## ember
Design conv, start of the top module:
module conv (
input [4:0] stride,
input  conv_enable, 
output reg [18:0] address1 , address2, write_address,
output reg end_reach, full_conv_end, dot_sum_end,
input clk,
input reset,
input [9:0] w1 ,h1,w2,h2,
output reg [9:0] width, height
  );
For scale: roughly 3500 cells after synthesis, roughly 110 flip-flops, roughly 130 I/O pins, about 25000 µm² of cells after synthesis.
make LEC_CHECK=0 ABC_AREA=1 CAP_MARGIN=20 CORE_ASPECT_RATIO=0.5 CORE_MARGIN=2 CORE_UTILIZATION=66 CTS_CLUSTER_DIAMETER=252 CTS_CLUSTER_SIZE=96 PLACE_DENSITY=0.35 SETUP_SLACK_MARGIN=-0.65 SLEW_MARGIN=20 TNS_END_PERCENT=5 finish   # period 6.58 ns
run.sh (not shown) runs the stock make flow with config.mk's settings and CLKGATE_MAP_FILE=.
Final checks on ember, whose flow otherwise completed, came back failing, citing setup timing.
The inputs of quartz differ from those of ember as listed below.
- ABC_AREA: 1 -> unset
- SETUP_SLACK_MARGIN: -0.65 -> unset
- PLACE_DENSITY: 0.35 -> unset
- CTS_CLUSTER_DIAMETER: 252 -> unset
- CTS_CLUSTER_SIZE: 96 -> unset
- CORE_ASPECT_RATIO: 0.5 -> unset
- TNS_END_PERCENT: 5 -> unset
- CORE_UTILIZATION: 66 -> 52
- the clock period (ns, I/O delays scaled along): 6.58 -> 10.6
==> comparison <==
- quartz was carried through to the last stage, and its layout satisfied the timing, design-rule and antenna checks.
- Going from ember to quartz, the power was found to have gone down by 61%.
- Slowest cell on the critical path = or4_4: quartz; slowest cell on the critical path = fa_1: ember
- Comparing quartz and ember, number of rows in the core area is higher on quartz.
- Looking at peak supply drop across both flows, quartz is the stronger of the two, with ember trailing.
- Summary of quartz over ember: register clock-pin slew on the reported worst setup and hold paths essentially unchanged; final HPWL from detailed placement moved down; count of buffers added by post-CTS timing repair for setup decreased 28.
- Going from ember to quartz, the non-clock buffer count was found to have gone down by 462.
- Count of multi-input combinational gates was higher in ember than in quartz.
- Post-synthesis chip area from yosys delta for quartz relative to ember: 560 µm² lower
- Looking at clock-cell share of area, quartz sits above ember.
- Of quartz and ember, it is quartz that has the lower cell count.

---

Starting RTL as in the previous note.
==> flow/config.mk <==
export PLATFORM = sky130hd
export DESIGN_NAME = conv
export DESIGN_NICKNAME = conv
export VERILOG_FILES = /design/flow/design.v
export SDC_FILE = /design/flow/constraint.sdc
export NUM_CORES = 4
export LEC_CHECK = 0
export CAP_MARGIN = 0
export CELL_PAD_IN_SITES_GLOBAL_PLACEMENT = 1
export CORE_ASPECT_RATIO = 0.73
export CORE_MARGIN = 8
export CORE_UTILIZATION = 60
export CTS_CLUSTER_DIAMETER = 192
export CTS_CLUSTER_SIZE = 59
export PLACE_DENSITY = 0.39
export SETUP_SLACK_MARGIN = 2.76
export SLEW_MARGIN = 30
export TNS_END_PERCENT = 35
==> flow/constraint.sdc <==
create_clock -name core_clock -period 16.8 [get_ports {clk}]
set_input_delay 3.3600 -clock core_clock [delete_from_list [all_inputs] [get_ports {clk}]]
set_output_delay 3.3600 -clock core_clock [all_outputs]
set_load 0.01 [all_outputs]
The first run produced a clean layout.
Then changed:
CAP_MARGIN = 20   (was 0)
CELL_PAD_IN_SITES_GLOBAL_PLACEMENT = not set   (was 1)
CORE_ASPECT_RATIO = not set   (was 0.73)
CORE_MARGIN = 2   (was 8)
CORE_UTILIZATION = 58   (was 60)
CTS_CLUSTER_DIAMETER = not set   (was 192)
CTS_CLUSTER_SIZE = not set   (was 59)
PLACE_DENSITY = not set   (was 0.39)
SETUP_SLACK_MARGIN = not set   (was 2.76)
SLEW_MARGIN = 20   (was 30)
TNS_END_PERCENT = not set   (was 35)
clock period = 8.79 ns   (was 16.8 ns; I/O delays follow)
=>
- The new run finished but fails on setup timing
- final cell count rose by about 14%
- setup slack degrades by 4.1 ns
- sequential share of layout area fell by 1.2 points
- worst hold slack degrades by 0.0048 ns
- power rose by 150%

---

Setup of run 1:
conv again, from the RTL that the note above started with.
clock: 9.6 ns
lec_check: 0
cap_margin: 20
core_margin: 2
core_utilization: 72
cts_cluster_diameter: 54
place_density_lb_addon: 0.19
setup_slack_margin: 2.75
slew_margin: 20
The flow ended early for run 1: it failed with a tool error in global routing.
Here is what was changed in the inputs of run 2 compared with run 1.
Settings: CORE_UTILIZATION: 72 -> 58; SETUP_SLACK_MARGIN: 2.75 -> unset; PLACE_DENSITY_LB_ADDON: 0.19 -> unset; CTS_CLUSTER_DIAMETER: 54 -> unset; the clock period (ns, I/O delays scaled along): 9.6 -> 5.9.
- The flow completed for run 2, but it is not clean: the layout still shows setup timing.
- STATUS die area: run 2 loses against run 1
- Between run 1 and run 2, the buffer depth of the longest clock path does not differ in any meaningful way.
- Post-CTS setup repair buffer count in run 2 vs run 1: down 39
- Min number of instances in the placed design across run 1 and run 2: run 1
Inputs modified between run 2 and run 3:
Settings: an added PLACE_DENSITY of 0.35; a change of CORE_UTILIZATION from 58 to 64; an added CTS_CLUSTER_SIZE of 96; a change of the clock period (ns, I/O delays scaled along) from 5.9 to 6.58.
## What came out
- In run 3 the implementation ran to completion but is not tape-out ready, as the final checks report setup timing.
- Launching element of the worst setup path = h2[9]: run 2; launching element of the worst setup path = h2[1]: run 3
- Compared with run 2, in run 3 end-of-flow core utilization higher, total non-filler cell area in the finished layout fell 630 µm², worst hold margin saw little to no change, maximum vdd ir drop saw a decrease, global-route usage moved up.
- Inserted tap cell count (lower): run 3
- Going from run 2 to run 3, non-clock buffer count shrinks by 47.
- On synthesized area, run 3 tracks run 2 almost exactly.
- Of run 3 and run 2, the run reporting the higher delay of the slowest cell on the worst path was run 3.
- Run 3 reports a lower power than run 2 does.
Input changes introduced in run 4 (baseline for comparison: run 3):
Settings: clearing CTS_CLUSTER_SIZE, which used to be 96; clearing PLACE_DENSITY, which used to be 0.35; swapping 64 for 40 in CORE_UTILIZATION; swapping 6.58 for 10.6 in the clock period (ns, I/O delays scaled along).
Across run 4 and run 3, a clean result was obtained everywhere but in run 3.
Compared with run 3, run 4 shows detailed-route vias per instance lower by about 10%.
Run 4 vs run 3 on non-clock buffering overhead in the final layout: run 4 is the lower one.
Number of global-route vias before repair in run 4 is about 13% below run 3.
Changes observed in run 4 relative to run 3: final worst hold slack now sits at about the same level, non-clock buffer count now sits lower, overall routed net length now sits lower.
Going from run 3 to run 4, global routing usage on met2 down 27 points; register area down about 0.4%; combinational power down 57%.
Run 4 vs. run 3: clock network power now smaller, share of the core filled with cells now smaller.
Power and IR drop assume default switching activity.
